==> design/flow/design.v <==
module adder #(parameter N = 64)
					(input logic [N-1:0] a, b,
					output logic [N-1:0] y);
	assign y = a + b;
endmodule
module alu (input logic [63:0] a, input logic [63:0] b, input logic [3:0] ALUControl,
				output logic [63:0] result, output logic zero);
	always_comb begin
		casez(ALUControl)
			4'b0000: result = a & b;
			4'b0001: result = a | b;
			4'b0010: result = a + b;
			4'b0110: result = a - b;
			4'b0111: result = b;
			default : result = 64'b1;
		endcase
		zero = result === '0 ? '1 : '0;
	end
endmodule
module aludec (input  logic [10:0] funct,  
					input  logic [1:0]  aluop,  
					output logic [3:0] alucontrol);  				
	always_comb
		if (aluop == 2'b00) alucontrol = 4'b0010;			 
		else if (aluop == 2'b01) alucontrol = 4'b0111; 	 
		else if((aluop == 2'b10)  & (funct == 11'b10001011000)) alucontrol = 4'b0010;	 
		else if((aluop == 2'b10)  & (funct == 11'b11001011000)) alucontrol = 4'b0110;	 
		else if((aluop == 2'b10)  & (funct == 11'b10001010000)) alucontrol = 4'b0000;	 
		else if((aluop == 2'b10)  & (funct == 11'b10101010000)) alucontrol = 4'b0001;	 
		else if((aluop == 2'b10)  & (funct == 11'b10010001000 || funct == 11'b10010001001)) alucontrol = 4'b0010;  
		else if((aluop == 2'b10)  & (funct == 11'b11010001000 || funct == 11'b11010001001)) alucontrol = 4'b0110;  
		else alucontrol = 4'b0000;
endmodule
module maindec(
    input logic [10:0] Op,
    output logic Reg2Loc, 
    output logic ALUSrc, 
    output logic MemtoReg, 
    output logic RegWrite, 
    output logic MemRead, 
    output logic MemWrite, 
    output logic Branch,
    output logic [1:0] ALUOp
);
    always_comb begin
        casez (Op)
            11'b111_1100_0010: {Reg2Loc, ALUSrc, MemtoReg, RegWrite, MemRead, MemWrite, Branch, ALUOp} = 9'b011110000; 
            11'b111_1100_0000: {Reg2Loc, ALUSrc, MemtoReg, RegWrite, MemRead, MemWrite, Branch, ALUOp} = 9'b110001000;
            11'b101_1010_0???: {Reg2Loc, ALUSrc, MemtoReg, RegWrite, MemRead, MemWrite, Branch, ALUOp} = 9'b100000101;
            11'b100_0101_1000, 
            11'b110_0101_1000, 
            11'b100_0101_0000, 
            11'b101_0101_0000: {Reg2Loc, ALUSrc, MemtoReg, RegWrite, MemRead, MemWrite, Branch, ALUOp} = 9'b000100010;
				11'b100_1000_100?,
				11'b110_1000_100?: {Reg2Loc, ALUSrc, MemtoReg, RegWrite, MemRead, MemWrite, Branch, ALUOp} = 9'b010100010;
            default: {Reg2Loc, ALUSrc, MemtoReg, RegWrite, MemRead, MemWrite, Branch, ALUOp} = 9'b000000000;
        endcase
    end
endmodule
module controller(input logic [10:0] instr,
						output logic [3:0] AluControl,						
						output logic reg2loc, regWrite, AluSrc, Branch,
											memtoReg, memRead, memWrite);
	logic [1:0] AluOp_s;
	maindec 	decPpal 	(.Op(instr), 
							.Reg2Loc(reg2loc), 
							.ALUSrc(AluSrc), 
							.MemtoReg(memtoReg), 
							.RegWrite(regWrite), 
							.MemRead(memRead), 
							.MemWrite(memWrite), 
							.Branch(Branch), 
							.ALUOp(AluOp_s));	
	aludec 	decAlu 	(.funct(instr), 
							.aluop(AluOp_s), 
							.alucontrol(AluControl));
endmodule
module flopr #(parameter N = 64) (input logic clk,
					input logic reset,
					input logic [N-1:0] d,
					output logic [N-1:0] q);
			always_ff @(posedge clk, posedge reset)
				if (reset) q <= 4'b0;
				else q <= d;
endmodule
module mux2 #(parameter N = 64)
				(input logic [N-1:0] d0, d1,
				input logic s,
				output logic [N-1:0] y);
	assign y = s ? d1 : d0;
endmodule
module sl2 #(parameter N = 64)
				(input logic [N-1:0] a,					
				output logic [N-1:0] y);
	assign y[0] = 1'b0;
	assign y[1] = 1'b0;
	assign y[63:2] = a[61:0];
endmodule
module signext(input logic [31:0] a, output logic [63:0] y);
	always_comb
		casez(a[31:21])
			11'b11111000010,  
			11'b11111000000:  
				y = {{55{a[20]}}, a[20:12]};  
			11'b10110100???:  
				y = {{45{a[23]}}, a[23:5]};  
			11'b100_1000_100?, 11'b110_1000_100?:  
				y = {{52{a[21]}}, a[21:10]};  
			default: y = 0;
		endcase
endmodule
module regfile(input logic clk, input logic we3, input logic [4:0] ra1,
					input logic [4:0] ra2, input logic [4:0] wa3, input logic [63:0] wd3,
					output logic [63:0] rd1, output logic [63:0] rd2);
	logic [63:0] registers [0:30];
	always @(*) begin
	  rd1 <= (ra1 == 5'd31) ? 64'd0 : registers[ra1];
	  rd2 <= (ra2 == 5'd31) ? 64'd0 : registers[ra2];
	end
	always_ff @(posedge clk) begin
	  if (we3 == 1 && wa3 != 5'd31) begin
			registers[wa3] <= wd3;
	  end
	end
endmodule
module fetch #(parameter N = 64)(input logic PCSrc_F,clk,reset,
					input logic [N-1:0] PCBranch_F,
					output logic [N-1:0] imem_addr_F);
	logic [N-1:0] add_out;
	logic [N-1:0] mux2_out;
	mux2 #(N) mux(add_out, PCBranch_F, PCSrc_F, mux2_out);
	flopr #(N) pc(clk, reset, mux2_out, imem_addr_F);
	adder #(N) add(imem_addr_F, N'('d4), add_out);
endmodule
module decode #(parameter N = 64)
					(input logic regWrite_D, reg2loc_D, clk,
					input logic [N-1:0] writeData3_D,
					input logic [31:0] instr_D,
					output logic [N-1:0] signImm_D, readData1_D, readData2_D, 
					input logic [4:0] wa3_D);  
	logic [4:0] ra2;			
	mux2 	#(5) 	ra2mux	(.d0(instr_D[20:16]), .d1(instr_D[4:0]), .s(reg2loc_D), .y(ra2));
	regfile 		registers(.clk(clk), .we3(regWrite_D), .ra1(instr_D[9:5]), .ra2(ra2), .wa3(wa3_D), 
								 .wd3(writeData3_D), .rd1(readData1_D), .rd2(readData2_D));
	signext 		ext		(.a(instr_D), .y(signImm_D));	
endmodule
module execute #(parameter N = 64)  
(
					input logic AluSrc,
					input logic [3:0] AluControl,
					input logic [N-1:0] PC_E, signImm_E, readData1_E, readData2_E,
					output logic [N-1:0] PCBranch_E, aluResult_E, writeData_E,
					output logic zero_E
	);
	logic [N-1:0] MUX_out;
	logic [N-1:0] sl2_out;
	sl2 sl2(signImm_E,sl2_out);
	mux2 mux(readData2_E, signImm_E, AluSrc, MUX_out);
	adder adder(PC_E,sl2_out,PCBranch_E);
	alu alu(readData1_E,MUX_out,AluControl,aluResult_E, zero_E);
	assign writeData_E = readData2_E;
endmodule
module memory 	(input logic Branch_M, zero_M,					
					output logic PCSrc_M);
	assign PCSrc_M = Branch_M & zero_M;
endmodule
module writeback #(parameter N = 64)
					(input logic [N-1:0] aluResult_W, DM_readData_W,
					input logic memtoReg,
					output logic [N-1:0] writeData3_W);					
	mux2 #(64) MtoRmux (.d0(aluResult_W), .d1(DM_readData_W), .s(memtoReg), .y(writeData3_W));
endmodule
module datapath #(parameter N = 64)
					(input logic reset, clk,
					input logic reg2loc,									
					input logic AluSrc,
					input logic [3:0] AluControl,
					input logic	Branch,
					input logic memRead,
					input logic memWrite,
					input logic regWrite,	
					input logic memtoReg,									
					input logic [31:0] IM_readData,
					input logic [N-1:0] DM_readData,
					output logic [N-1:0] IM_addr, DM_addr, DM_writeData,
					output logic DM_writeEnable, DM_readEnable );					
	logic PCSrc;
	logic [N-1:0] PCBranch_E, aluResult_E, writeData_E, writeData3; 
	logic [N-1:0] signImm_D, readData1_D, readData2_D;
	logic zero_E;
	logic [95:0] qIF_ID;
	logic [270:0] qID_EX;
	logic [202:0] qEX_MEM;
	logic [134:0] qMEM_WB;
	fetch 	#(64) 	FETCH 	(.PCSrc_F(PCSrc),
										.clk(clk),
										.reset(reset),
										.PCBranch_F(qEX_MEM[197:134]),
										.imem_addr_F(IM_addr));								
	flopr 	#(96)		IF_ID 	(.clk(clk),
										.reset(reset), 
										.d({IM_addr, IM_readData}),
										.q(qIF_ID));
	decode 	#(64) 	DECODE 	(.regWrite_D(qMEM_WB[134]),
										.reg2loc_D(reg2loc), 
										.clk(clk),
										.writeData3_D(writeData3),
										.instr_D(qIF_ID[31:0]), 
										.signImm_D(signImm_D), 
										.readData1_D(readData1_D),
										.readData2_D(readData2_D),
										.wa3_D(qMEM_WB[4:0]));				
	flopr 	#(271)	ID_EX 	(.clk(clk),
										.reset(reset), 
										.d({AluSrc, AluControl, Branch, memRead, memWrite, regWrite, memtoReg,	
											qIF_ID[95:32], signImm_D, readData1_D, readData2_D, qIF_ID[4:0]}),
										.q(qID_EX));	
	execute 	#(64) 	EXECUTE 	(.AluSrc(qID_EX[270]),
										.AluControl(qID_EX[269:266]),
										.PC_E(qID_EX[260:197]), 
										.signImm_E(qID_EX[196:133]), 
										.readData1_E(qID_EX[132:69]), 
										.readData2_E(qID_EX[68:5]), 
										.PCBranch_E(PCBranch_E), 
										.aluResult_E(aluResult_E), 
										.writeData_E(writeData_E), 
										.zero_E(zero_E));											
	flopr 	#(203)	EX_MEM 	(.clk(clk),
										.reset(reset), 
										.d({qID_EX[265:261], PCBranch_E, zero_E, aluResult_E, writeData_E, qID_EX[4:0]}),
										.q(qEX_MEM));	
	memory				MEMORY	(.Branch_M(qEX_MEM[202]), 
										.zero_M(qEX_MEM[133]), 
										.PCSrc_M(PCSrc));
	assign DM_writeData = qEX_MEM[68:5];
	assign DM_addr = qEX_MEM[132:69];
	assign DM_writeEnable = qEX_MEM[200];
	assign DM_readEnable = qEX_MEM[201];
	flopr 	#(135)	MEM_WB 	(.clk(clk),
										.reset(reset), 
										.d({qEX_MEM[199:198], qEX_MEM[132:69],	DM_readData, qEX_MEM[4:0]}),
										.q(qMEM_WB));
	writeback #(64) 	WRITEBACK (.aluResult_W(qMEM_WB[132:69]), 
										.DM_readData_W(qMEM_WB[68:5]), 
										.memtoReg(qMEM_WB[133]), 
										.writeData3_W(writeData3));		
endmodule
module processor_arm #(parameter N = 64)
							(input logic CLOCK_50, reset,
							output logic [N-1:0] IM_addr,
							input  logic [31:0] IM_readData,
							output logic [N-1:0] DM_writeData, DM_addr,
							output logic DM_writeEnable, DM_readEnable,
							input  logic [N-1:0] DM_readData);
	logic [31:0] q;
	logic [3:0] AluControl;
	logic reg2loc, regWrite, AluSrc, Branch, memtoReg, memRead, memWrite;
	logic [10:0] instr;
	assign q = IM_readData;
	controller 		c 			(.instr(instr), 
									.AluControl(AluControl), 
									.reg2loc(reg2loc), 
									.regWrite(regWrite), 
									.AluSrc(AluSrc), 
									.Branch(Branch),
									.memtoReg(memtoReg), 
									.memRead(memRead), 
									.memWrite(memWrite));
	datapath #(64) dp 		(.reset(reset), 
									.clk(CLOCK_50), 
									.reg2loc(reg2loc), 
									.AluSrc(AluSrc), 
									.AluControl(AluControl), 
									.Branch(Branch), 
									.memRead(memRead),
									.memWrite(memWrite), 
									.regWrite(regWrite), 
									.memtoReg(memtoReg), 
									.IM_readData(q), 
									.DM_readData(DM_readData), 
									.IM_addr(IM_addr), 
									.DM_addr(DM_addr), 
									.DM_writeData(DM_writeData), 
									.DM_writeEnable(DM_writeEnable), 
									.DM_readEnable(DM_readEnable));				
	flopr #(11)		IF_ID_TOP(.clk(CLOCK_50),
									.reset(reset), 
									.d(q[31:21]), 
									.q(instr));
endmodule
==> design/flow/run.sh <==
#!/bin/bash
# the make line also repeats each setting of config.mk as NAME=value (left out here)
make -C /OpenROAD-flow-scripts/flow DESIGN_CONFIG=/design/flow/config.mk WORK_HOME=/design/flow/orfs CLKGATE_MAP_FILE= finish
==> design/flow/config.mk <==
export PLATFORM = sky130hd
export DESIGN_NAME = processor_arm
export DESIGN_NICKNAME = processor_arm
export VERILOG_FILES = /design/flow/design.v
export SDC_FILE = /design/flow/constraint.sdc
export NUM_CORES = 4
export LEC_CHECK = 0
export CAP_MARGIN = 20
export CORE_MARGIN = 2
export CORE_UTILIZATION = 70
export CTS_CLUSTER_DIAMETER = 29
export CTS_CLUSTER_SIZE = 43
export SETUP_SLACK_MARGIN = 1.68
export SLEW_MARGIN = 20
==> design/flow/constraint.sdc <==
create_clock -name core_clock -period 6.77 [get_ports {CLOCK_50}]
set_input_delay 1.3540 -clock core_clock [delete_from_list [all_inputs] [get_ports {CLOCK_50}]]
set_output_delay 1.3540 -clock core_clock [all_outputs]
set_load 0.01 [all_outputs]
==> flow_summary.json, run 1 <==
{
  "power.combinational.fraction_pct": 15.3,
  "critical_path.slowest_cell": "sky130_fd_sc_hd__or4_4",
  "flip_flops_with_a_built_in_enable": 1984,
  "globalplace.congestion": 1.04,
  "power.net_switching_w": 0.0150,
  "fin_ws_ns": -0.345,
  "count_of_nets_after_finishing": 10900,
  "mux_area_share_pct": 12.2,
  "synthesis.nets": 10300,
  "grt_first_pass_wirelength_um": 672000,
  "ir_drop_mv": 0.341,
  "final_worst_path_period_need_ns": 7.12,
  "io_pins": 292,
  "critPathMostFrequentCell": "sky130_fd_sc_hd__buf_4",
  "syn2layout_area_growth_pct": 20.8,
  "cts.reportedPaths.clkPinSlew_ns": 0.05,
  "track_usage_pct": 50.2,
  "p_seq_w": 0.0209,
  "route.vias.total": 101000,
  "fmaxAchievable_mhz": 141,
  "post_drt_wl_per_cell_um": 34.9,
  "sum_of_negative_setup_slack_ns": -0.345,
  "tritoncts_num_sinks": 2705,
  "flop_area_mm2": 0.0776,
  "async_flop_share_pct": 26.7,
  "grt_pass1_vias": 101000,
  "power_density_mw_per_mm2": 351,
  "post_drt_via_cell_ratio": 7.49,
  "powerComb_w": 0.00827,
  "adder_share_pct": 1.70,
  "hold_violation_total_from_the_final_report": 0,
  "combined_buffer_and_inverter_count_along_the_critical_path": 7,
  "grtUsageMet3_pct": 18.5,
  "slowest_delay_ns": 0.56,
  "top_cells_by_count": "sky130_fd_sc_hd__nand2_1, sky130_fd_sc_hd__edfxtp_1, sky130_fd_sc_hd__dfrtp_1",
  "synth-main-ff-cell": "sky130_fd_sc_hd__edfxtp_1",
  "global_route.overflow_total": 0,
  "die_w_um": 431,
  "power_frac_seq_pct": 38.6,
  "globalRouteMet2Util_pct": 72.5,
  "worst-endpoint-required_ns": 7.64,
  "failed_checks": "setup timing",
  "largest_area_cell": "sky130_fd_sc_hd__edfxtp_1",
  "syn_inst": 10100,
  "grt_setup_unrepaired": "yes",
  "end_kind": "flip-flop",
  "critical_path.top_delay_family": "simple AND/OR/NAND/NOR gates",
  "synthesis.area_per_instance_um2": 12.6,
  "maximum_number_of_pins_on_one_net_before_global_route_repair": 168,
  "synth-seq-cells": 2705,
  "htree_num_levels": 5,
  "report.final.setup_viol": 1,
  "core_area_mm2": 0.181,
  "clock_path_buffers": 4,
  "status": "failed layout checks",
  "post_layout_period_usage_of_the_worst_path_pct": 105,
  "dr.pass1.iters": 9,
  "count_of_input_and_output_buffers": 291,
  "startpoint_of_the_most_critical_register_to_register_path": "dp.ID_EX.q[270]",
  "dr.first_iter.drc_count": 18100,
  "die_height_um": 431,
  "insertion_delay_ns": 1.04,
  "cts_hold_buf": 0,
  "final.fill_count": 8185,
  "floorplanUtilization_pct": 70.6,
  "arrival_ns": 7.99,
  "worst_hold_startpoint": "dp.IF_ID.q[37]",
  "routed_wl_um": 472000,
  "internal-power_w": 0.0392,
  "antenna_found_initial": 28,
  "overall_chip_area_mm2": 0.186,
  "worstReg2RegEnd": "dp.EX_MEM.q[133]",
  "dp.final_hpwl_um": 257000,
  "grt_most_used_layer": "met2",
  "global_route.usage.met1_pct": 62.5,
  "hold-worst-slack_ns": 0.339,
  "critical_path.startpoint_type": "flip-flop",
  "crit_fanout": 26,
  "yosysChipArea_mm2": 0.128,
  "yosysMostFrequentCell": "sky130_fd_sc_hd__nand2_1",
  "number_of_pins_exceeding_their_max_slew_limit_in_the_final_report": 0,
  "synth_area_mm2": 0.128,
  "synth_compound_gate_area_share_pct": 8.17,
  "yosys.area.top_type_share_pct": 46.6,
  "yosysCellCount": 10100,
  "placementRows": 156,
  "critPathCapture": "dp.EX_MEM.q[133]",
  "clock_network_power_w": 0.0250,
  "max_cap_violations": 0,
  "worst_pin_slew_ns": 1.23,
  "clock_tree.root_cell": "sky130_fd_sc_hd__clkbuf_16",
  "critPathKind": "flip-flop to flip-flop",
  "power_switching_share_pct": 27.6,
  "worstSetupPathDepth": 30,
  "pwr-share-clk_pct": 46.1,
  "power.largest_group": "the clock network",
  "synth_xor_xnor_area_share_pct": 1.49,
  "hold-path-endpoint": "dp.ID_EX.q[202]",
  "yosys.stat.seqShare_pct": 60.7,
  "drc": 0,
  "cts_tree": "done",
  "critical_path.startpoint": "dp.ID_EX.q[270]",
  "yosys.area_share.simple_pct": 12.6,
  "relSlewSlack_pct": 18.2,
  "synth.area.top_cells": "sky130_fd_sc_hd__edfxtp_1, sky130_fd_sc_hd__dfrtp_1, sky130_fd_sc_hd__mux4_2",
  "static-leakage-power_nw": 58.3,
  "reg2reg_slack_ns": -0.35,
  "clock-skew-final_ns": 0.0930,
  "final_antenna_violating_net_count": 0,
  "hold_path.class": "flip-flop to flip-flop",
  "timing.reg2reg.worst_path_depth": 30,
  "area.combinational_mm2": 0.0475,
  "netlist-cell-type-count": 89,
  "synth-warning-count": 11,
  "post_synth_main_logic_family": "simple AND/OR/NAND/NOR gates",
  "cts_buffers": 494,
  "min_path_cells": 0,
  "stage_log_warnings": 63
}
[per-stage QoR]
step | worst slack (ns) | utilization (%) | cells | total power [W] | instance area [um2]
2_1_floorplan | -4.46 | - | 10100 | 0.0249 | 128000
3_3_place_gp | -0.891 | 74.9 | 12500 | 0.0284 | 136000
3_5_place_dp | -1.04 | 74.9 | 12500 | 0.0285 | 136000
4_1_cts | -0.535 | 84.7 | 13500 | 0.0534 | 153000
5_1_grt | -0.598 | 85.2 | 13500 | 0.0551 | 154000
6_report | -0.345 | 85.2 | 13500 | 0.0542 | 154000
[routing by layer]
layer,vias up,routed length [um]
li1,39400,-
met1,48500,144000
met2,10300,203000
met3,2900,80000
met4,26,44300
met5,-,363
[cell type report]
class | count | area share [%]
sequential | 2705 | 50.3
inverter | 83 | 0.206
clock inverter | 335 | 2.43
clock buffer | 574 | 8.53
multi-input combinational | 6480 | 30.7
tap | 2370 | 1.92
timing repair buffer | 949 | 5.85
antenna | 19 | 0.0308
[timing repair]
item	CTS	global route
resized	125	120
endpoints found under the hold margin	0	0
setup buffers	38	33
pin swaps	52	46
endpoints found under the setup margin	41	74
cloned	1	4
==> inputs of run 2 (changes only) <==
Settings changed: ABC_AREA set to 1, CAP_MARGIN 20 to 0, CORE_MARGIN 2 to 3, CORE_UTILIZATION 70 to 40, CTS_CLUSTER_DIAMETER 29 to 316, CTS_CLUSTER_SIZE 43 to 78, GPL_TIMING_DRIVEN set to 0, MAX_ROUTING_LAYER set to met5, MIN_ROUTING_LAYER set to met2, PLACE_DENSITY_LB_ADDON set to 0.29, SETUP_SLACK_MARGIN 1.68 to 0.25.
Clock period 6.77 ns to 10.0 ns, I/O delays scaled along.
==> flow_summary.json, run 2 <==
{
  "yosysCellCount": 14200,
  "adder_share_pct": 1.24,
  "die_w_um": 580,
  "die_height_um": 580,
  "yosysChipArea_mm2": 0.132,
  "top_cells_by_count": "sky130_fd_sc_hd__nand2_1, sky130_fd_sc_hd__edfxtp_1, sky130_fd_sc_hd__nand3_1",
  "tritoncts_num_sinks": 2705,
  "yosysMostFrequentCell": "sky130_fd_sc_hd__nand2_1",
  "synth.area.top_cells": "sky130_fd_sc_hd__edfxtp_1, sky130_fd_sc_hd__dfrtp_1, sky130_fd_sc_hd__nand2_1",
  "netlist-cell-type-count": 55,
  "flip_flops_with_a_built_in_enable": 1984,
  "globalplace.congestion": 1.38,
  "largest_area_cell": "sky130_fd_sc_hd__edfxtp_1",
  "place.detailed.instances": 19100,
  "overall_chip_area_mm2": 0.337,
  "synth-warning-count": 11,
  "stop_stage": "global routing",
  "track_usage_pct": 94.0,
  "syn_inst": 14200,
  "synth_area_mm2": 0.132,
  "global_route.overflow_total": 11400,
  "htree_num_levels": 2,
  "placementRows": 210,
  "cts_buffers": 40,
  "clock_path_buffers": 3,
  "core_area_mm2": 0.328,
  "yosys.stat.seqShare_pct": 58.8,
  "post_cts_resized": 0,
  "count_of_input_and_output_buffers": 291,
  "status": "aborted with a tool error",
  "cts_hold_buf": 0,
  "io_pins": 292,
  "dp.final_hpwl_um": 725000,
  "tool.error": "[ERROR GRT-0116] Global routing finished with congestion. Check the congestion regions in the DRC Viewer.",
  "synth-main-ff-cell": "sky130_fd_sc_hd__edfxtp_1",
  "synth_xor_xnor_area_share_pct": 1.09,
  "mux_area_share_pct": 0.546,
  "floorplanUtilization_pct": 40.2,
  "yosys.area_share.simple_pct": 20.6,
  "synthesis.nets": 14400,
  "async_flop_share_pct": 26.7,
  "post_synth_main_logic_family": "simple AND/OR/NAND/NOR gates",
  "yosys.area.top_type_share_pct": 45.2,
  "post-cts-setup-buffers": 0,
  "synth_compound_gate_area_share_pct": 11.9,
  "synthesis.area_per_instance_um2": 9.28,
  "synth-seq-cells": 2705,
  "clock_tree.root_cell": "sky130_fd_sc_hd__clkbuf_16"
}
-- run 2: through the flow --
stage | instance area [um2] | worst slack [ns] | total power [W]
after CTS | 149000 | 2.94 | 0.0253
after detailed placement | 147000 | 3.01 | 0.0213
after global placement | 140000 | -6.82 | 0.0211
after floorplan | 132000 | -1.88 | 0.0165
-- run 2: metal layers --
layer / global-route usage, % / overflow
met1: - / -
met2: 92.3 / 1474
met5: 87.5 / 787
met3: 106 / 8131
met4: 78.6 / 978
==> inputs of run 3 (changes only) <==
Settings changed: ABC_AREA 1 to unset, CAP_MARGIN 0 to 15, CORE_MARGIN 3 to 2, CORE_UTILIZATION 40 to 72, CTS_CLUSTER_DIAMETER 316 to 28, CTS_CLUSTER_SIZE 78 to 36, GPL_TIMING_DRIVEN 0 to unset, MAX_ROUTING_LAYER met5 to unset, MIN_ROUTING_LAYER met2 to unset, PLACE_DENSITY_LB_ADDON 0.29 to unset, SETUP_SLACK_MARGIN 0.25 to 1.72.
Clock period 10.0 ns to 5.93 ns, I/O delays scaled along.
==> flow_summary.json, run 3 <==
{
  "die_height_um": 425,
  "synth_area_mm2": 0.128,
  "synth_compound_gate_area_share_pct": 8.17,
  "clock_path_buffers": 4,
  "yosysChipArea_mm2": 0.128,
  "syn_inst": 10100,
  "synth-seq-cells": 2705,
  "track_usage_pct": 80.1,
  "dp.final_hpwl_um": 268000,
  "yosysCellCount": 10100,
  "dpl-instance-area_mm2": 0.138,
  "synthesis.nets": 10300,
  "htree_num_levels": 6,
  "mux_area_share_pct": 12.2,
  "cts_buffers": 534,
  "tritoncts_num_sinks": 2705,
  "netlist-cell-type-count": 89,
  "count_of_input_and_output_buffers": 291,
  "post_synth_main_logic_family": "simple AND/OR/NAND/NOR gates",
  "die_w_um": 425,
  "flip_flops_with_a_built_in_enable": 1984,
  "adder_share_pct": 1.70,
  "cts_hold_buf": 0,
  "clock_tree.root_cell": "sky130_fd_sc_hd__clkbuf_16",
  "io_pins": 292,
  "synth-main-ff-cell": "sky130_fd_sc_hd__edfxtp_1",
  "yosys.area_share.simple_pct": 12.6,
  "synth.area.top_cells": "sky130_fd_sc_hd__edfxtp_1, sky130_fd_sc_hd__dfrtp_1, sky130_fd_sc_hd__mux4_2",
  "yosysMostFrequentCell": "sky130_fd_sc_hd__nand2_1",
  "status": "aborted with a tool error",
  "synth-warning-count": 11,
  "largest_area_cell": "sky130_fd_sc_hd__edfxtp_1",
  "yosys.stat.seqShare_pct": 60.7,
  "top_cells_by_count": "sky130_fd_sc_hd__nand2_1, sky130_fd_sc_hd__edfxtp_1, sky130_fd_sc_hd__dfrtp_1",
  "globalplace.congestion": 1.03,
  "floorplanUtilization_pct": 72.5,
  "synth_xor_xnor_area_share_pct": 1.49,
  "placementRows": 154,
  "yosys.area.top_type_share_pct": 46.6,
  "tool.error": "[ERROR GRT-0232] Routing congestion too high. Check the congestion heatmap in the GUI.",
  "overall_chip_area_mm2": 0.181,
  "core_area_mm2": 0.176,
  "synthesis.area_per_instance_um2": 12.6,
  "stop_stage": "global routing",
  "global_route.overflow_total": 174,
  "async_flop_share_pct": 26.7
}
run 3: repair_timing:
item                       CTS
pin swaps                  140
setup endpoints to repair  136
buffers inserted            96
cloned                      35
gates resized              492
run 3: stage by stage:
step | util [%] | instances | setup slack (ns) | setup TNS, ns
CTS | 90.8 | 13800 | -1.45 | -2.58
detailed placement | 78.1 | 12700 | -1.93 | -5.60
global placement | 78.1 | 12700 | -1.86 | -5.04
floorplan | - | 10100 | -5.13 | -3701.03
run 3: routing by layer:
metal,GRT overflow,track usage [%]
met1,5,80.2
met2,66,92.4
met3,6,69.6
met4,95,77.1
met5,2,51.0
==> inputs of run 4 (changes only) <==
Settings changed: CAP_MARGIN 15 to 20, CORE_UTILIZATION 72 to 40, CTS_CLUSTER_DIAMETER 28 to unset, CTS_CLUSTER_SIZE 36 to unset, SETUP_SLACK_MARGIN 1.72 to 2.81.
Clock period 5.93 ns to 9.5 ns, I/O delays scaled along.
==> flow_summary.json, run 4 <==
{
  "status": "finished clean",
  "critical_path.top_delay_family": "simple AND/OR/NAND/NOR gates",
  "hold_violation_total_from_the_final_report": 0,
  "syn2layout_area_growth_pct": 13.6,
  "flip_flops_with_a_built_in_enable": 1984,
  "dp.final_hpwl_um": 266000,
  "worstSetupPathDepth": 26,
  "max_cap_violations": 0,
  "grt_setup_unrepaired": "yes",
  "critPathMostFrequentCell": "sky130_fd_sc_hd__buf_4",
  "pwr-share-clk_pct": 37.2,
  "maximum_number_of_pins_on_one_net_before_global_route_repair": 167,
  "placementRows": 207,
  "io_pins": 292,
  "slowest_delay_ns": 0.57,
  "worstReg2RegEnd": "dp.EX_MEM.q[133]",
  "hold-worst-slack_ns": 0.332,
  "worst_pin_slew_ns": 1.15,
  "stage_log_warnings": 89,
  "antenna_found_initial": 23,
  "crit_fanout": 20,
  "yosys.area.top_type_share_pct": 46.6,
  "global_route.overflow_total": 0,
  "post_drt_wl_per_cell_um": 30.7,
  "synthesis.area_per_instance_um2": 12.6,
  "synth-main-ff-cell": "sky130_fd_sc_hd__edfxtp_1",
  "die_height_um": 569,
  "top_cells_by_count": "sky130_fd_sc_hd__nand2_1, sky130_fd_sc_hd__edfxtp_1, sky130_fd_sc_hd__dfrtp_1",
  "drc": 0,
  "min_path_cells": 0,
  "synth_compound_gate_area_share_pct": 8.17,
  "critical_path.startpoint": "dp.ID_EX.q[270]",
  "netlist-cell-type-count": 89,
  "fin_ws_ns": 2.30,
  "count_of_input_and_output_buffers": 291,
  "utilization_pct": 45.7,
  "cts.reportedPaths.clkPinSlew_ns": 0.06,
  "synth.area.top_cells": "sky130_fd_sc_hd__edfxtp_1, sky130_fd_sc_hd__dfrtp_1, sky130_fd_sc_hd__mux4_2",
  "final_worst_path_period_need_ns": 7.20,
  "fmaxAchievable_mhz": 139,
  "static-leakage-power_nw": 52.5,
  "syn_inst": 10100,
  "tritoncts_num_sinks": 2705,
  "post_layout_nonfiller_instances": 14500,
  "power_frac_seq_pct": 47.6,
  "power.combinational.fraction_pct": 15.3,
  "yosys.area_share.simple_pct": 12.6,
  "clock-skew-final_ns": 0.0749,
  "routed_wl_um": 447000,
  "grt_pass1_vias": 88200,
  "timing.reg2reg.worst_path_depth": 26,
  "hold-path-endpoint": "dp.ID_EX.q[220]",
  "die_w_um": 569,
  "synth_area_mm2": 0.128,
  "synth_xor_xnor_area_share_pct": 1.49,
  "arrival_ns": 8.00,
  "largest_area_cell": "sky130_fd_sc_hd__edfxtp_1",
  "floorplanUtilization_pct": 40.2,
  "post_drt_via_cell_ratio": 6.22,
  "power.largest_group": "sequential cells",
  "power.net_switching_w": 0.00897,
  "globalplace.congestion": 0.940,
  "place.detailed.instances": 13900,
  "grt_first_pass_wirelength_um": 633000,
  "yosysMostFrequentCell": "sky130_fd_sc_hd__nand2_1",
  "synth-warning-count": 11,
  "insertion_delay_ns": 0.92,
  "reg2reg_slack_ns": 2.30,
  "yosys.stat.seqShare_pct": 60.7,
  "internal-power_w": 0.0226,
  "clock_network_power_w": 0.0117,
  "relSlewSlack_pct": 21.8,
  "combined_buffer_and_inverter_count_along_the_critical_path": 4,
  "count_of_nets_after_finishing": 10300,
  "post-layout-total-power_w": 0.0316,
  "post_synth_main_logic_family": "simple AND/OR/NAND/NOR gates",
  "core_area_mm2": 0.318,
  "clock_tree.root_cell": "sky130_fd_sc_hd__clkbuf_16",
  "critPathCapture": "dp.EX_MEM.q[133]",
  "critPathKind": "flip-flop to flip-flop",
  "cts_buffers": 302,
  "ir_drop_mv": 0.152,
  "synth-seq-cells": 2705,
  "post_layout_period_usage_of_the_worst_path_pct": 75.8,
  "powerComb_w": 0.00482,
  "dr.pass1.iters": 8,
  "p_seq_w": 0.0150,
  "pre_cts_ws_ns": 0.977,
  "clock_path_buffers": 4,
  "cts_tree": "done",
  "overall_chip_area_mm2": 0.324,
  "end_kind": "flip-flop",
  "track_usage_pct": 26.8,
  "startpoint_of_the_most_critical_register_to_register_path": "dp.ID_EX.q[270]",
  "report.final.setup_viol": 0,
  "hold_path.class": "flip-flop to flip-flop",
  "mux_area_share_pct": 12.2,
  "critical_path.slowest_cell": "sky130_fd_sc_hd__dfrtp_4",
  "worst-endpoint-required_ns": 10.30,
  "dr.first_iter.drc_count": 10700,
  "async_flop_share_pct": 26.7,
  "power_switching_share_pct": 28.4,
  "synthesis.nets": 10300,
  "critical_path.startpoint_type": "flip-flop",
  "htree_num_levels": 5,
  "final_antenna_violating_net_count": 0,
  "final.fill_count": 27900,
  "yosysChipArea_mm2": 0.128,
  "route.vias.total": 90500,
  "adder_share_pct": 1.70,
  "yosysCellCount": 10100,
  "number_of_pins_exceeding_their_max_slew_limit_in_the_final_report": 0,
  "power_density_mw_per_mm2": 218,
  "worst_hold_startpoint": "dp.IF_ID.q[55]"
}
==> run 4: layer usage <==
layer / vias up / wire length, um / global-route usage [%]
met5: - / 62 / 0
met4: 10 / 25900 / 13.8
met3: 1028 / 43600 / 5.08
met2: 5278 / 202000 / 41.3
met1: 46200 / 175000 / 36.3
li1: 38000 / - / -
==> run 4: per-stage QoR <==
| step | setup TNS, ns | cell area (um2) |
|---|---|---|
| after floorplan | -1640.79 | 128000 |
| after global placement | 0 | 135000 |
| after detailed placement | 0 | 135000 |
| after CTS | 0 | 145000 |
| after global routing | 0 | 145000 |
| final | 0 | 145000 |
==> run 4: repair_timing <==
action / 4_1_cts / 5_1_grt
pin swaps: 16 / 14
hold buffers: 0 / 0
resized: 31 / 56
cloned: 1 / 1
endpoints found under the hold margin: 0 / 0
buffers inserted: 14 / 7
endpoints found under the setup margin: 4 / 6
==> run 4: area by class of cell <==
| cell class | count | area (um2) | share of cell area [%] |
|---|---|---|---|
| timing repair buffer | 513 | 5090 | 3.50 |
| clock buffer | 426 | 8650 | 5.96 |
| sequential | 2705 | 77700 | 53.5 |
| antenna | 13 | 32.5 | 0.0224 |
| tap | 4180 | 5230 | 3.60 |
| multi-input combinational | 6477 | 46900 | 32.3 |
| inverter | 83 | 318 | 0.219 |
| clock inverter | 134 | 1310 | 0.900 |
==> inputs of run 5 (changes only) <==
Settings changed: CORE_UTILIZATION 40 to 72, CTS_CLUSTER_DIAMETER set to 50, PLACE_DENSITY_LB_ADDON set to 0.24, SETUP_SLACK_MARGIN 2.81 to unset, SLEW_MARGIN 20 to 40, TNS_END_PERCENT set to 5.
Clock period 9.5 ns to 9.43 ns, I/O delays scaled along.
==> flow_summary.json, run 5 <==
{
  "status": "finished clean",
  "clock_path_buffers": 4,
  "cts_tree": "done",
  "clock_tree.root_cell": "sky130_fd_sc_hd__clkbuf_16",
  "yosysMostFrequentCell": "sky130_fd_sc_hd__nand2_1",
  "post-layout-total-power_w": 0.0313,
  "synth_area_mm2": 0.128,
  "adder_share_pct": 1.70,
  "routed_wl_um": 441000,
  "largest_area_cell": "sky130_fd_sc_hd__edfxtp_1",
  "hold-path-endpoint": "dp.ID_EX.q[257]",
  "synthesis.nets": 10300,
  "cts_buffers": 293,
  "io_pins": 292,
  "worst_hold_startpoint": "dp.IF_ID.q[92]",
  "tritoncts_num_sinks": 2705,
  "clock-skew-final_ns": 0.0948,
  "worst_pin_slew_ns": 1.15,
  "flop_area_mm2": 0.0776,
  "power_switching_share_pct": 28.1,
  "final_antenna_violating_net_count": 0,
  "flip_flops_with_a_built_in_enable": 1984,
  "arrival_ns": 9.72,
  "powerComb_w": 0.00499,
  "critPathCapture": "dp.EX_MEM.q[133]",
  "maximum_number_of_pins_on_one_net_before_global_route_repair": 170,
  "reg2reg_slack_ns": 0.50,
  "critical_path.top_delay_family": "simple AND/OR/NAND/NOR gates",
  "p_seq_w": 0.0151,
  "synth.area.top_cells": "sky130_fd_sc_hd__edfxtp_1, sky130_fd_sc_hd__dfrtp_1, sky130_fd_sc_hd__mux4_2",
  "syn2layout_area_growth_pct": 11.3,
  "netlist-cell-type-count": 89,
  "critical_path.startpoint": "dp.ID_EX.q[270]",
  "internal-power_w": 0.0225,
  "fmaxAchievable_mhz": 112,
  "critical_path.slowest_cell": "sky130_fd_sc_hd__or4_1",
  "synth_compound_gate_area_share_pct": 8.17,
  "stage_log_warnings": 95,
  "synth_xor_xnor_area_share_pct": 1.49,
  "worstReg2RegEnd": "dp.EX_MEM.q[133]",
  "relSlewSlack_pct": 23.1,
  "route.vias.total": 96100,
  "hold_path.class": "flip-flop to flip-flop",
  "die_height_um": 425,
  "clock_network_power_w": 0.0113,
  "power.combinational.fraction_pct": 15.9,
  "grt_first_pass_wirelength_um": 634000,
  "yosys.stat.seqShare_pct": 60.7,
  "post_synth_main_logic_family": "simple AND/OR/NAND/NOR gates",
  "insertion_delay_ns": 0.98,
  "layout.cell_area.non_filler_mm2": 0.142,
  "critPathKind": "flip-flop to flip-flop",
  "min_path_cells": 0,
  "dr.pass1.iters": 8,
  "yosysCellCount": 10100,
  "grt_setup_unrepaired": "no",
  "fin_ws_ns": 0.498,
  "htree_num_levels": 5,
  "max_cap_violations": 0,
  "worst-endpoint-required_ns": 10.22,
  "hold-worst-slack_ns": 0.344,
  "critical_path.startpoint_type": "flip-flop",
  "placementRows": 154,
  "yosys.area.top_type_share_pct": 46.6,
  "count_of_nets_after_finishing": 10300,
  "dr.first_iter.drc_count": 17800,
  "static-leakage-power_nw": 52.2,
  "synth-main-ff-cell": "sky130_fd_sc_hd__edfxtp_1",
  "timing.reg2reg.worst_path_depth": 29,
  "global_route.overflow_total": 0,
  "async_flop_share_pct": 26.7,
  "drc": 0,
  "top_cells_by_count": "sky130_fd_sc_hd__nand2_1, sky130_fd_sc_hd__edfxtp_1, sky130_fd_sc_hd__dfrtp_1",
  "power.net_switching_w": 0.00881,
  "antenna_found_initial": 23,
  "hold_violation_total_from_the_final_report": 0,
  "combined_buffer_and_inverter_count_along_the_critical_path": 3,
  "grt_pass1_vias": 94900,
  "floorplanUtilization_pct": 72.5,
  "die_w_um": 425,
  "count_of_input_and_output_buffers": 291,
  "cts.reportedPaths.clkPinSlew_ns": 0.06,
  "yosys.area_share.simple_pct": 12.6,
  "globalplace.congestion": 1.05,
  "number_of_pins_exceeding_their_max_slew_limit_in_the_final_report": 0,
  "final.fill_count": 9011,
  "overall_chip_area_mm2": 0.181,
  "synth-seq-cells": 2705,
  "worstSetupPathDepth": 29,
  "mux_area_share_pct": 12.2,
  "utilization_pct": 80.6,
  "startpoint_of_the_most_critical_register_to_register_path": "dp.ID_EX.q[270]",
  "power_density_mw_per_mm2": 220,
  "area.combinational_mm2": 0.0465,
  "synthesis.area_per_instance_um2": 12.6,
  "report.final.setup_viol": 0,
  "slowest_delay_ns": 0.65,
  "syn_inst": 10100,
  "core_area_mm2": 0.176,
  "dpl-instance-area_mm2": 0.133,
  "post_layout_period_usage_of_the_worst_path_pct": 94.7,
  "final_worst_path_period_need_ns": 8.93,
  "dp.final_hpwl_um": 259000,
  "track_usage_pct": 48.7,
  "pwr-share-clk_pct": 36.0,
  "end_kind": "flip-flop",
  "critPathMostFrequentCell": "sky130_fd_sc_hd__or4_1",
  "post_drt_wl_per_cell_um": 34.9,
  "power.largest_group": "sequential cells",
  "synth-warning-count": 11,
  "pre_cts_ws_ns": 0.151,
  "ir_drop_mv": 0.209,
  "yosysChipArea_mm2": 0.128,
  "crit_fanout": 10,
  "power_frac_seq_pct": 48.1,
  "post_drt_via_cell_ratio": 7.61
}
==> run 5: area by class of cell <==
class	count	share of cell area (%)
sequential	2705	54.6
antenna	14	0.0246
timing repair buffer	499	3.84
multi-input combinational	6477	32.7
inverter	83	0.222
clock buffer	379	5.70
tap	2340	2.06
clock inverter	126	0.816
==> run 5: metrics by stage <==
stage,std cells,TNS (ns)
2_1_floorplan,10100,-1681.17
3_3_place_gp,12100,0
3_5_place_dp,12100,0
4_1_cts,12600,0
5_1_grt,12600,0
6_report,12600,0
==> run 5: repair_timing <==
action	4_1_cts	5_1_grt
hold buffers	0	0
setup buffers	0	0
resized	0	4
endpoints found under the setup margin	0	1
==> run 5: per-layer routing <==
metal | routed length [um] | vias to the layer above | share of wire, % | track usage (%)
met1 | 136000 | 46300 | 31 | 62.2
met3 | 71500 | 2481 | 16 | 15.4
met4 | 40400 | 22 | 9.2 | 34.8
met5 | 151 | - | 0.034 | 0
met2 | 192000 | 9502 | 44 | 71.4
li1 | - | 37800 | - | -
==> inputs of run 6 (changes only) <==
Settings changed: CORE_UTILIZATION 72 to 52, CTS_CLUSTER_DIAMETER 50 to unset, PLACE_DENSITY_LB_ADDON 0.24 to unset, SLEW_MARGIN 40 to 20, TNS_END_PERCENT 5 to unset.
Clock period 9.43 ns to 5.55 ns, I/O delays scaled along.
==> flow_summary.json, run 6 <==
{
  "status": "failed layout checks",
  "failed_checks": "setup timing",
  "route.vias.total": 93900,
  "die_height_um": 500,
  "powerComb_w": 0.0106,
  "die_w_um": 500,
  "top_cells_by_count": "sky130_fd_sc_hd__nand2_1, sky130_fd_sc_hd__edfxtp_1, sky130_fd_sc_hd__dfrtp_1",
  "syn2layout_area_growth_pct": 18.2,
  "adder_share_pct": 1.70,
  "grt_first_pass_wirelength_um": 653000,
  "hold_violation_total_from_the_final_report": 0,
  "min_path_cells": 0,
  "stage_log_warnings": 44,
  "power_frac_seq_pct": 45.6,
  "tritoncts_num_sinks": 2705,
  "cts_tree": "done",
  "report.final.setup_viol": 16,
  "hold_path.class": "flip-flop to flip-flop",
  "critical_path.startpoint_type": "flip-flop",
  "post_drt_via_cell_ratio": 6.55,
  "io_pins": 292,
  "floorplanUtilization_pct": 52.4,
  "critical_path.slowest_cell": "sky130_fd_sc_hd__or4_4",
  "synthesis.area_per_instance_um2": 12.6,
  "antenna_found_initial": 30,
  "htree_num_levels": 5,
  "hold-path-endpoint": "dp.ID_EX.q[227]",
  "dr.first_iter.drc_count": 12400,
  "placementRows": 181,
  "synth.area.top_cells": "sky130_fd_sc_hd__edfxtp_1, sky130_fd_sc_hd__dfrtp_1, sky130_fd_sc_hd__mux4_2",
  "worstReg2RegEnd": "dp.EX_MEM.q[133]",
  "reg2reg_slack_ns": -1.77,
  "worstSetupPathDepth": 30,
  "routed_wl_um": 457000,
  "dr.pass1.iters": 6,
  "worst_hold_startpoint": "dp.IF_ID.q[62]",
  "critical_path.top_delay_family": "simple AND/OR/NAND/NOR gates",
  "post_layout_nonfiller_instances": 14300,
  "yosys.stat.seqShare_pct": 60.7,
  "synth_area_mm2": 0.128,
  "global_route.overflow_total": 0,
  "count_of_nets_after_finishing": 11100,
  "netlist-cell-type-count": 89,
  "place.detailed.instances": 13700,
  "power_density_mw_per_mm2": 370,
  "combined_buffer_and_inverter_count_along_the_critical_path": 4,
  "yosys.area.top_type_share_pct": 46.6,
  "fmaxAchievable_mhz": 137,
  "clock_path_buffers": 4,
  "synth-warning-count": 11,
  "critPathKind": "flip-flop to flip-flop",
  "clock-skew-final_ns": 0.0849,
  "grtUsageMet3_pct": 6.19,
  "power.largest_group": "sequential cells",
  "static-leakage-power_nw": 56.7,
  "grt_most_used_layer": "met2",
  "dp.final_hpwl_um": 288000,
  "worst-endpoint-required_ns": 6.35,
  "synth_compound_gate_area_share_pct": 8.17,
  "maximum_number_of_pins_on_one_net_before_global_route_repair": 112,
  "yosysChipArea_mm2": 0.128,
  "post_drt_wl_per_cell_um": 31.9,
  "final_antenna_violating_net_count": 0,
  "post_layout_period_usage_of_the_worst_path_pct": 132,
  "track_usage_pct": 36.3,
  "synth_xor_xnor_area_share_pct": 1.49,
  "grt_setup_unrepaired": "yes",
  "global_route.usage.met1_pct": 51.6,
  "synth-seq-cells": 2705,
  "drc": 0,
  "post-layout-total-power_w": 0.0559,
  "flip_flops_with_a_built_in_enable": 1984,
  "insertion_delay_ns": 0.95,
  "clock_network_power_w": 0.0198,
  "ir_drop_mv": 0.346,
  "power_switching_share_pct": 28.2,
  "internal-power_w": 0.0401,
  "globalRouteMet2Util_pct": 54.7,
  "final_worst_path_period_need_ns": 7.32,
  "pwr-share-clk_pct": 35.5,
  "startpoint_of_the_most_critical_register_to_register_path": "dp.ID_EX.q[270]",
  "pre_cts_ws_ns": -2.43,
  "yosys.area_share.simple_pct": 12.6,
  "yosysCellCount": 10100,
  "syn_inst": 10100,
  "core_area_mm2": 0.244,
  "count_of_input_and_output_buffers": 291,
  "worst_pin_slew_ns": 1.18,
  "end_kind": "flip-flop",
  "globalplace.congestion": 0.956,
  "cts_buffers": 304,
  "crit_fanout": 3,
  "grt_pass1_vias": 91100,
  "max_cap_violations": 0,
  "p_seq_w": 0.0255,
  "yosysMostFrequentCell": "sky130_fd_sc_hd__nand2_1",
  "synth-main-ff-cell": "sky130_fd_sc_hd__edfxtp_1",
  "overall_chip_area_mm2": 0.250,
  "async_flop_share_pct": 26.7,
  "largest_area_cell": "sky130_fd_sc_hd__edfxtp_1",
  "hold-worst-slack_ns": 0.335,
  "slowest_delay_ns": 0.56,
  "mux_area_share_pct": 12.2,
  "cts.reportedPaths.clkPinSlew_ns": 0.06,
  "critPathCapture": "dp.EX_MEM.q[133]",
  "clock_tree.root_cell": "sky130_fd_sc_hd__clkbuf_16",
  "power.combinational.fraction_pct": 18.9,
  "critical_path.startpoint": "dp.ID_EX.q[270]",
  "arrival_ns": 8.12,
  "fin_ws_ns": -1.77,
  "power.net_switching_w": 0.0157,
  "relSlewSlack_pct": 20.9,
  "cts_hold_buf": 0,
  "number_of_pins_exceeding_their_max_slew_limit_in_the_final_report": 0,
  "timing.reg2reg.worst_path_depth": 30,
  "synthesis.nets": 10300,
  "post_synth_main_logic_family": "simple AND/OR/NAND/NOR gates"
}
==> run 6: per-stage QoR <==
stage | setup TNS (ns) | utilization [%] | instance area [um2]
floorplan | -3920.59 | - | 128000
global placement | -16.22 | 57.5 | 140000
detailed placement | -17.02 | 57.5 | 140000
CTS | -7.18 | 61.7 | 151000
global route | -10.32 | 61.9 | 151000
finish | -6.41 | 61.9 | 151000
==> run 6: layout make-up <==
class	instances	area (um2)
inverters	83	318
fillers	18600	92900
well taps	3202	4010
clock buffers	393	8240
multi-input cells	6477	47100
repair buffers	1306	12200
clock inverters	141	1440
flip-flops and latches	2705	77700
diodes	36	90.1
==> run 6: per-layer routing <==
metal	wire length (um)	part of all wire, %	vias to the layer above
li1	-	-	39600
met1	181000	39	47600
met2	205000	45	5696
met3	47200	10	1056
met4	24900	5.5	2
met5	20	0.0044	-
==> run 6: repair_timing <==
| item | in CTS | in global routing |
|---|---|---|
| hold endpoints to repair | 0 | 0 |
| endpoints found under the setup margin | 30 | 31 |
| gates resized | 102 | 64 |
| setup buffers | 23 | 13 |
| pin swaps | 57 | 27 |
==> inputs of run 7 (changes only) <==
Settings changed: ABC_AREA set to 0, CELL_PAD_IN_SITES_DETAIL_PLACEMENT set to 0, CORE_UTILIZATION 52 to 48, CTS_CLUSTER_DIAMETER set to 299, GPL_TIMING_DRIVEN set to 1, MIN_ROUTING_LAYER set to met1, PLACE_DENSITY_LB_ADDON set to 0.13, SETUP_SLACK_MARGIN set to 1.64.
Clock period 5.55 ns to 5.93 ns, I/O delays scaled along.
==> flow_summary.json, run 7 <==
{
  "status": "failed layout checks",
  "clock_path_buffers": 4,
  "post_drt_wl_per_cell_um": 32.1,
  "number_of_pins_exceeding_their_max_slew_limit_in_the_final_report": 0,
  "synth_xor_xnor_area_share_pct": 1.49,
  "floorplanUtilization_pct": 48.2,
  "max_cap_violations": 0,
  "clock_tree.root_cell": "sky130_fd_sc_hd__clkbuf_16",
  "power_density_mw_per_mm2": 343,
  "synth.area.top_cells": "sky130_fd_sc_hd__edfxtp_1, sky130_fd_sc_hd__dfrtp_1, sky130_fd_sc_hd__mux4_2",
  "pwr-share-clk_pct": 35.1,
  "track_usage_pct": 34.1,
  "sum_of_negative_setup_slack_ns": -1.83,
  "p_seq_w": 0.0239,
  "syn2layout_area_growth_pct": 19.4,
  "failed_checks": "setup timing",
  "dr.pass1.iters": 30,
  "post_drt_via_cell_ratio": 6.47,
  "critical_path.startpoint_type": "flip-flop",
  "power_frac_seq_pct": 45.7,
  "flip_flops_with_a_built_in_enable": 1984,
  "ir_drop_mv": 0.264,
  "dr.first_iter.drc_count": 12500,
  "worst_hold_startpoint": "dp.IF_ID.q[47]",
  "count_of_nets_after_finishing": 11100,
  "stage_log_warnings": 47,
  "syn_inst": 10100,
  "combined_buffer_and_inverter_count_along_the_critical_path": 4,
  "io_pins": 292,
  "yosysChipArea_mm2": 0.128,
  "hold_violation_total_from_the_final_report": 0,
  "reg2reg_slack_ns": -1.19,
  "core_area_mm2": 0.265,
  "maximum_number_of_pins_on_one_net_before_global_route_repair": 107,
  "drc": 0,
  "internal-power_w": 0.0374,
  "die_w_um": 520,
  "netlist-cell-type-count": 89,
  "critPathKind": "flip-flop to flip-flop",
  "overall_chip_area_mm2": 0.270,
  "pre_cts_ws_ns": -1.92,
  "yosysMostFrequentCell": "sky130_fd_sc_hd__nand2_1",
  "route.vias.total": 94500,
  "antenna_found_initial": 23,
  "post_layout_period_usage_of_the_worst_path_pct": 120,
  "startpoint_of_the_most_critical_register_to_register_path": "dp.ID_EX.q[270]",
  "critPathMostFrequentCell": "sky130_fd_sc_hd__buf_4",
  "power.combinational.fraction_pct": 19.2,
  "cts.reportedPaths.clkPinSlew_ns": 0.06,
  "die_height_um": 520,
  "synthesis.area_per_instance_um2": 12.6,
  "relSlewSlack_pct": 4.99,
  "power.largest_group": "sequential cells",
  "largest_area_cell": "sky130_fd_sc_hd__edfxtp_1",
  "arrival_ns": 7.89,
  "critical_path.top_delay_family": "simple AND/OR/NAND/NOR gates",
  "worstReg2RegEnd": "dp.EX_MEM.q[133]",
  "critical_path.slowest_cell": "sky130_fd_sc_hd__dfrtp_4",
  "hold_path.class": "flip-flop to flip-flop",
  "fmaxAchievable_mhz": 141,
  "critical_path.startpoint": "dp.ID_EX.q[270]",
  "global_route.overflow_total": 0,
  "worst-endpoint-required_ns": 6.70,
  "count_of_input_and_output_buffers": 291,
  "insertion_delay_ns": 0.92,
  "yosys.area_share.simple_pct": 12.6,
  "grt_pass1_vias": 91100,
  "synth_compound_gate_area_share_pct": 8.17,
  "end_kind": "flip-flop",
  "static-leakage-power_nw": 56.9,
  "dp.final_hpwl_um": 286000,
  "grt_first_pass_wirelength_um": 664000,
  "slowest_delay_ns": 0.50,
  "mux_area_share_pct": 12.2,
  "worstSetupPathDepth": 29,
  "async_flop_share_pct": 26.7,
  "post_synth_main_logic_family": "simple AND/OR/NAND/NOR gates",
  "routed_wl_um": 469000,
  "tritoncts_num_sinks": 2705,
  "worst_pin_slew_ns": 1.43,
  "top_cells_by_count": "sky130_fd_sc_hd__nand2_1, sky130_fd_sc_hd__edfxtp_1, sky130_fd_sc_hd__dfrtp_1",
  "clock-skew-final_ns": 0.0784,
  "synth-warning-count": 11,
  "min_path_cells": 0,
  "cts_buffers": 300,
  "adder_share_pct": 1.70,
  "cts_tree": "done",
  "synth-main-ff-cell": "sky130_fd_sc_hd__edfxtp_1",
  "yosys.stat.seqShare_pct": 60.7,
  "grt_setup_unrepaired": "yes",
  "power.net_switching_w": 0.0150,
  "synthesis.nets": 10300,
  "yosys.area.top_type_share_pct": 46.6,
  "hold-worst-slack_ns": 0.319,
  "synth-seq-cells": 2705,
  "powerComb_w": 0.0101,
  "crit_fanout": 3,
  "clock_network_power_w": 0.0184,
  "fin_ws_ns": -1.19,
  "synth_area_mm2": 0.128,
  "final_worst_path_period_need_ns": 7.12,
  "globalplace.congestion": 1.00,
  "final_antenna_violating_net_count": 0,
  "placementRows": 189,
  "htree_num_levels": 5,
  "critPathCapture": "dp.EX_MEM.q[133]",
  "hold-path-endpoint": "dp.ID_EX.q[212]",
  "power_switching_share_pct": 28.7,
  "yosysCellCount": 10100,
  "timing.reg2reg.worst_path_depth": 29,
  "report.final.setup_viol": 5
}
==> run 7: layer usage <==
layer / track usage, % / routed length, um
met1: 47.5 / 185000
met2: 52.5 / 213000
met3: 6.54 / 47900
met4: 14.6 / 23800
met5: 0 / 57
==> run 7: metrics by stage <==
step	utilization [%]	cells	power [W]	area, um2
floorplan	-	10100	0.0284	128000
global placement	52.8	14000	0.0334	140000
detailed placement	52.8	14000	0.0335	140000
CTS	57.0	14600	0.0521	151000
global route	57.6	14600	0.0539	153000
finish	57.6	14600	0.0524	153000
==> run 7: repair_timing <==
item                                    CTS  global route
endpoints found under the setup margin  130           113
cloned                                   11             0
hold buffers                              0             0
resized                                 231           254
pin swaps                                47           107
buffers inserted                         29            26
==> run 7: cell type report <==
cell class	count	area (um2)
clock buffers	384	8270
fillers	21100	113000
flip-flops and latches	2705	77600
multi-input cells	6481	48400
inverters	83	320
clock inverters	151	1350
well taps	3533	4420
diodes	9	22.5
repair buffers	1264	12200
==> inputs of run 8 (changes only) <==
Settings changed: ABC_AREA 0 to unset, CELL_PAD_IN_SITES_DETAIL_PLACEMENT 0 to unset, CORE_MARGIN 2 to 5, CORE_UTILIZATION 48 to 20, CTS_CLUSTER_DIAMETER 299 to 81, GPL_TIMING_DRIVEN 1 to unset, PLACE_DENSITY set to 0.48, PLACE_DENSITY_LB_ADDON 0.13 to unset, SETUP_SLACK_MARGIN 1.64 to 0.04.
Clock period 5.93 ns to 15.4 ns, I/O delays scaled along.
==> flow_summary.json, run 8 <==
{
  "status": "finished clean",
  "stage_log_warnings": 77,
  "post-cts-setup-buffers": 0,
  "synth-warning-count": 11,
  "yosysCellCount": 10100,
  "critical_path.startpoint": "dp.ID_EX.q[270]",
  "hold-path-endpoint": "dp.ID_EX.q[206]",
  "synthesis.area_per_instance_um2": 12.6,
  "cts_buffers": 295,
  "critical_path.slowest_cell": "sky130_fd_sc_hd__a2111oi_1",
  "synthesis.nets": 10300,
  "tritoncts_num_sinks": 2705,
  "async_flop_share_pct": 26.7,
  "syn2layout_area_growth_pct": 17.1,
  "global_route.usage.met1_pct": 17.4,
  "post_drt_wl_per_cell_um": 25.8,
  "adder_share_pct": 1.70,
  "synth_area_mm2": 0.128,
  "cts.reportedPaths.clkPinSlew_ns": 0.06,
  "power.largest_group": "sequential cells",
  "yosys.stat.seqShare_pct": 60.7,
  "die_height_um": 809,
  "pwr-share-clk_pct": 37.1,
  "synth_compound_gate_area_share_pct": 8.17,
  "placementRows": 293,
  "yosysChipArea_mm2": 0.128,
  "p_seq_w": 0.00935,
  "clock_path_buffers": 4,
  "grt_first_pass_wirelength_um": 678000,
  "critical_path.startpoint_type": "flip-flop",
  "max_cap_violations": 0,
  "drc": 0,
  "die_w_um": 809,
  "arrival_ns": 10.62,
  "area.combinational_mm2": 0.0465,
  "flop_area_mm2": 0.0777,
  "critical_path.top_delay_family": "simple AND/OR/NAND/NOR gates",
  "overall_chip_area_mm2": 0.655,
  "count_of_nets_after_finishing": 10300,
  "dr.pass1.iters": 5,
  "floorplanUtilization_pct": 20.1,
  "htree_num_levels": 5,
  "ir_drop_mv": 0.0911,
  "worst_pin_slew_ns": 1.06,
  "post_layout_period_usage_of_the_worst_path_pct": 63.6,
  "grtUsageMet3_pct": 2.11,
  "combined_buffer_and_inverter_count_along_the_critical_path": 4,
  "timing.reg2reg.worst_path_depth": 28,
  "netlist-cell-type-count": 89,
  "post_drt_via_cell_ratio": 4.69,
  "yosys.area_share.simple_pct": 12.6,
  "synth-seq-cells": 2705,
  "yosysMostFrequentCell": "sky130_fd_sc_hd__nand2_1",
  "critPathKind": "flip-flop to flip-flop",
  "number_of_pins_exceeding_their_max_slew_limit_in_the_final_report": 0,
  "globalRouteMet2Util_pct": 24.0,
  "routed_wl_um": 484000,
  "final_worst_path_period_need_ns": 9.79,
  "worstSetupPathDepth": 28,
  "synth_xor_xnor_area_share_pct": 1.49,
  "antenna_found_initial": 41,
  "reg2reg_slack_ns": 5.61,
  "critPathCapture": "dp.EX_MEM.q[133]",
  "io_pins": 292,
  "mux_area_share_pct": 12.2,
  "post_synth_main_logic_family": "simple AND/OR/NAND/NOR gates",
  "clock-skew-final_ns": 0.0400,
  "flip_flops_with_a_built_in_enable": 1984,
  "yosys.area.top_type_share_pct": 46.6,
  "route.vias.total": 87900,
  "hold_violation_total_from_the_final_report": 0,
  "largest_area_cell": "sky130_fd_sc_hd__edfxtp_1",
  "end_kind": "flip-flop",
  "worst-endpoint-required_ns": 16.23,
  "power_switching_share_pct": 29.0,
  "globalplace.congestion": 0.894,
  "clock_network_power_w": 0.00726,
  "final.fill_count": 66600,
  "static-leakage-power_nw": 52.2,
  "dp.final_hpwl_um": 297000,
  "cts_hold_buf": 0,
  "global_route.overflow_total": 0,
  "crit_fanout": 53,
  "relSlewSlack_pct": 27.1,
  "clock_tree.root_cell": "sky130_fd_sc_hd__clkbuf_16",
  "insertion_delay_ns": 0.96,
  "core_area_mm2": 0.637,
  "final_antenna_violating_net_count": 0,
  "post-layout-total-power_w": 0.0196,
  "power_density_mw_per_mm2": 131,
  "grt_most_used_layer": "met2",
  "count_of_input_and_output_buffers": 291,
  "top_cells_by_count": "sky130_fd_sc_hd__nand2_1, sky130_fd_sc_hd__edfxtp_1, sky130_fd_sc_hd__dfrtp_1",
  "slowest_delay_ns": 0.81,
  "grt_pass1_vias": 86600,
  "track_usage_pct": 14.1,
  "synth.area.top_cells": "sky130_fd_sc_hd__edfxtp_1, sky130_fd_sc_hd__dfrtp_1, sky130_fd_sc_hd__mux4_2",
  "power_frac_seq_pct": 47.8,
  "synth-main-ff-cell": "sky130_fd_sc_hd__edfxtp_1",
  "powerComb_w": 0.00297,
  "hold_path.class": "flip-flop to flip-flop",
  "report.final.setup_viol": 0,
  "worst_hold_startpoint": "dp.IF_ID.q[41]",
  "power.net_switching_w": 0.00567,
  "utilization_pct": 23.5,
  "maximum_number_of_pins_on_one_net_before_global_route_repair": 166,
  "worstReg2RegEnd": "dp.EX_MEM.q[133]",
  "internal-power_w": 0.0139,
  "sum_of_negative_setup_slack_ns": 0,
  "dr.first_iter.drc_count": 8371,
  "min_path_cells": 0,
  "syn_inst": 10100,
  "power.combinational.fraction_pct": 15.2,
  "post_cts_resized": 0,
  "startpoint_of_the_most_critical_register_to_register_path": "dp.ID_EX.q[270]",
  "fmaxAchievable_mhz": 102,
  "cts_tree": "done",
  "grt_setup_unrepaired": "no"
}
==> run 8: final cells by class <==
class	count	share of cell area [%]
flip-flops and latches	2705	51.9
multi-input cells	6477	31.1
well taps	8407	7.03
clock buffers	383	5.38
repair buffers	499	3.26
clock inverters	159	1.15
inverters	83	0.211
diodes	24	0.0401
==> run 8: metal layers <==
metal  routed length, um  vias to the layer above
met5                  83                        -
met4               28800                       12
met3               28600                      922
met2              235000                     3422
met1              191000                    45600
li1                    -                    37900
==> run 8: stage by stage <==
stage / cells / instance area, um2 / worst slack [ns] / hold slack (ns)
final: 18700 / 150000 / 5.61 / 0.336
after global routing: 18700 / 150000 / 5.20 / 0.337
after CTS: 18700 / 150000 / 5.58 / 0.331
after detailed placement: 18200 / 140000 / 5.64 / 0.335
after global placement: 18200 / 140000 / 5.58 / 0.332
after floorplan: 10100 / 128000 / 2.44 / 0.331
==> inputs of run 9 (changes only) <==
Settings changed: CORE_MARGIN 5 to 2, CORE_UTILIZATION 20 to 72, CTS_CLUSTER_DIAMETER 81 to 219, CTS_CLUSTER_SIZE set to 15, GPL_ROUTABILITY_DRIVEN set to 0, MIN_ROUTING_LAYER met1 to unset, PLACE_DENSITY 0.48 to unset, PLACE_DENSITY_LB_ADDON set to 0.0, SETUP_SLACK_MARGIN 0.04 to -0.56, TNS_END_PERCENT set to 55.
Clock period 15.4 ns to 5.89 ns, I/O delays scaled along.
==> flow_summary.json, run 9 <==
{
  "syn2layout_area_growth_pct": 12.1,
  "critical_path.startpoint_type": "flip-flop",
  "top_cells_by_count": "sky130_fd_sc_hd__nand2_1, sky130_fd_sc_hd__edfxtp_1, sky130_fd_sc_hd__dfrtp_1",
  "flip_flops_with_a_built_in_enable": 1984,
  "power_frac_seq_pct": 52.1,
  "cts_tree": "done",
  "global_route.overflow_total": 0,
  "die_w_um": 425,
  "grt_first_pass_wirelength_um": 615000,
  "hold_path.class": "flip-flop to flip-flop",
  "pwr-share-clk_pct": 28.1,
  "max_cap_violations": 0,
  "startpoint_of_the_most_critical_register_to_register_path": "dp.ID_EX.q[270]",
  "grt_most_used_layer": "met2",
  "place.detailed.instances": 12700,
  "synth-seq-cells": 2705,
  "yosysCellCount": 10100,
  "report.final.setup_viol": 7,
  "largest_area_cell": "sky130_fd_sc_hd__edfxtp_1",
  "core_area_mm2": 0.176,
  "critPathKind": "flip-flop to flip-flop",
  "clock_tree.root_cell": "sky130_fd_sc_hd__clkbuf_16",
  "critical_path.top_delay_family": "simple AND/OR/NAND/NOR gates",
  "synth_compound_gate_area_share_pct": 8.17,
  "ir_drop_mv": 0.455,
  "yosysChipArea_mm2": 0.128,
  "track_usage_pct": 47.2,
  "htree_num_levels": 4,
  "post_drt_wl_per_cell_um": 32.7,
  "hold_violation_total_from_the_final_report": 0,
  "status": "failed layout checks",
  "end_kind": "flip-flop",
  "dr.first_iter.drc_count": 16700,
  "slowest_delay_ns": 0.54,
  "final_worst_path_period_need_ns": 7.33,
  "die_height_um": 425,
  "hold-path-endpoint": "dp.ID_EX.q[230]",
  "powerComb_w": 0.00914,
  "final_antenna_violating_net_count": 0,
  "power.net_switching_w": 0.0133,
  "yosys.area.top_type_share_pct": 46.6,
  "grtUsageMet3_pct": 15.7,
  "arrival_ns": 8.12,
  "fmaxAchievable_mhz": 136,
  "yosysMostFrequentCell": "sky130_fd_sc_hd__nand2_1",
  "timing.reg2reg.worst_path_depth": 29,
  "synth.area.top_cells": "sky130_fd_sc_hd__edfxtp_1, sky130_fd_sc_hd__dfrtp_1, sky130_fd_sc_hd__mux4_2",
  "crit_fanout": 5,
  "tritoncts_num_sinks": 2705,
  "clock_network_power_w": 0.0129,
  "mux_area_share_pct": 12.2,
  "synth-main-ff-cell": "sky130_fd_sc_hd__edfxtp_1",
  "worstReg2RegEnd": "dp.EX_MEM.q[133]",
  "synth_area_mm2": 0.128,
  "power.combinational.fraction_pct": 19.8,
  "synthesis.area_per_instance_um2": 12.6,
  "post_synth_main_logic_family": "simple AND/OR/NAND/NOR gates",
  "p_seq_w": 0.0240,
  "synthesis.nets": 10300,
  "clock-skew-final_ns": 0.0484,
  "pre_cts_ws_ns": -2.13,
  "route.vias.total": 95900,
  "cts.reportedPaths.clkPinSlew_ns": 0.07,
  "placementRows": 154,
  "combined_buffer_and_inverter_count_along_the_critical_path": 4,
  "stage_log_warnings": 73,
  "netlist-cell-type-count": 89,
  "fin_ws_ns": -1.44,
  "reg2reg_slack_ns": -1.44,
  "final.fill_count": 9625,
  "post_layout_period_usage_of_the_worst_path_pct": 124,
  "dr.pass1.iters": 9,
  "min_path_cells": 0,
  "number_of_pins_exceeding_their_max_slew_limit_in_the_final_report": 0,
  "antenna_found_initial": 21,
  "critical_path.slowest_cell": "sky130_fd_sc_hd__or4_4",
  "dp.final_hpwl_um": 260000,
  "worst_hold_startpoint": "dp.IF_ID.q[65]",
  "maximum_number_of_pins_on_one_net_before_global_route_repair": 156,
  "globalRouteMet2Util_pct": 67.7,
  "internal-power_w": 0.0328,
  "critical_path.startpoint": "dp.ID_EX.q[270]",
  "io_pins": 292,
  "power.largest_group": "sequential cells",
  "post-layout-total-power_w": 0.0461,
  "synth-warning-count": 11,
  "critPathCapture": "dp.EX_MEM.q[133]",
  "relSlewSlack_pct": 21.3,
  "grt_setup_unrepaired": "yes",
  "clock_path_buffers": 3,
  "critPathMostFrequentCell": "sky130_fd_sc_hd__buf_4",
  "power_switching_share_pct": 28.9,
  "async_flop_share_pct": 26.7,
  "floorplanUtilization_pct": 72.5,
  "routed_wl_um": 426000,
  "post_drt_via_cell_ratio": 7.35,
  "global_route.usage.met1_pct": 61.7,
  "yosys.stat.seqShare_pct": 60.7,
  "overall_chip_area_mm2": 0.181,
  "insertion_delay_ns": 0.93,
  "worst_pin_slew_ns": 1.18,
  "drc": 0,
  "worstSetupPathDepth": 29,
  "failed_checks": "setup timing",
  "worst-endpoint-required_ns": 6.68,
  "static-leakage-power_nw": 53.3,
  "synth_xor_xnor_area_share_pct": 1.49,
  "adder_share_pct": 1.70,
  "post_layout_nonfiller_instances": 13000,
  "grt_pass1_vias": 93400,
  "cts_buffers": 198,
  "count_of_input_and_output_buffers": 291,
  "utilization_pct": 81.3,
  "count_of_nets_after_finishing": 10800,
  "yosys.area_share.simple_pct": 12.6,
  "power_density_mw_per_mm2": 322,
  "syn_inst": 10100
}
[run 9: metal layers]
| metal | share of wire [%] | wire (um) |
|---|---|---|
| met4 | 8.6 | 36800 |
| met3 | 17 | 71000 |
| met2 | 43 | 183000 |
| met5 | 0.045 | 193 |
| met1 | 32 | 135000 |
[run 9: layout make-up]
cell class	instances	area, um2	area share, %
Sequential cell	2705	77600	54.2
Multi-Input combinational cell	6477	46600	32.5
Timing Repair Buffer	1096	10000	7.01
Clock buffer	325	5470	3.82
Tap cell	2340	2930	2.04
Inverter	83	315	0.220
Clock inverter	14	215	0.150
Antenna cell	8	20.0	0.0140
[run 9: repair_timing]
action | in CTS | in global routing
hold buffers | 0 | 0
endpoints found under the setup margin | 3 | 4
gates resized | 19 | 19
pin swaps | 6 | 9
buffers inserted | 2 | 1
[run 9: through the flow]
step	TNS (ns)	instance area, um2	hold slack, ns
after detailed placement	-4.90	137000	0.335
after global placement	-4.42	137000	0.332
after global routing	-5.98	143000	0.355
after floorplan	-3724.79	128000	0.331
after CTS	-2.51	143000	0.348
final	-2.80	143000	0.344
Power and IR drop assume default switching activity.
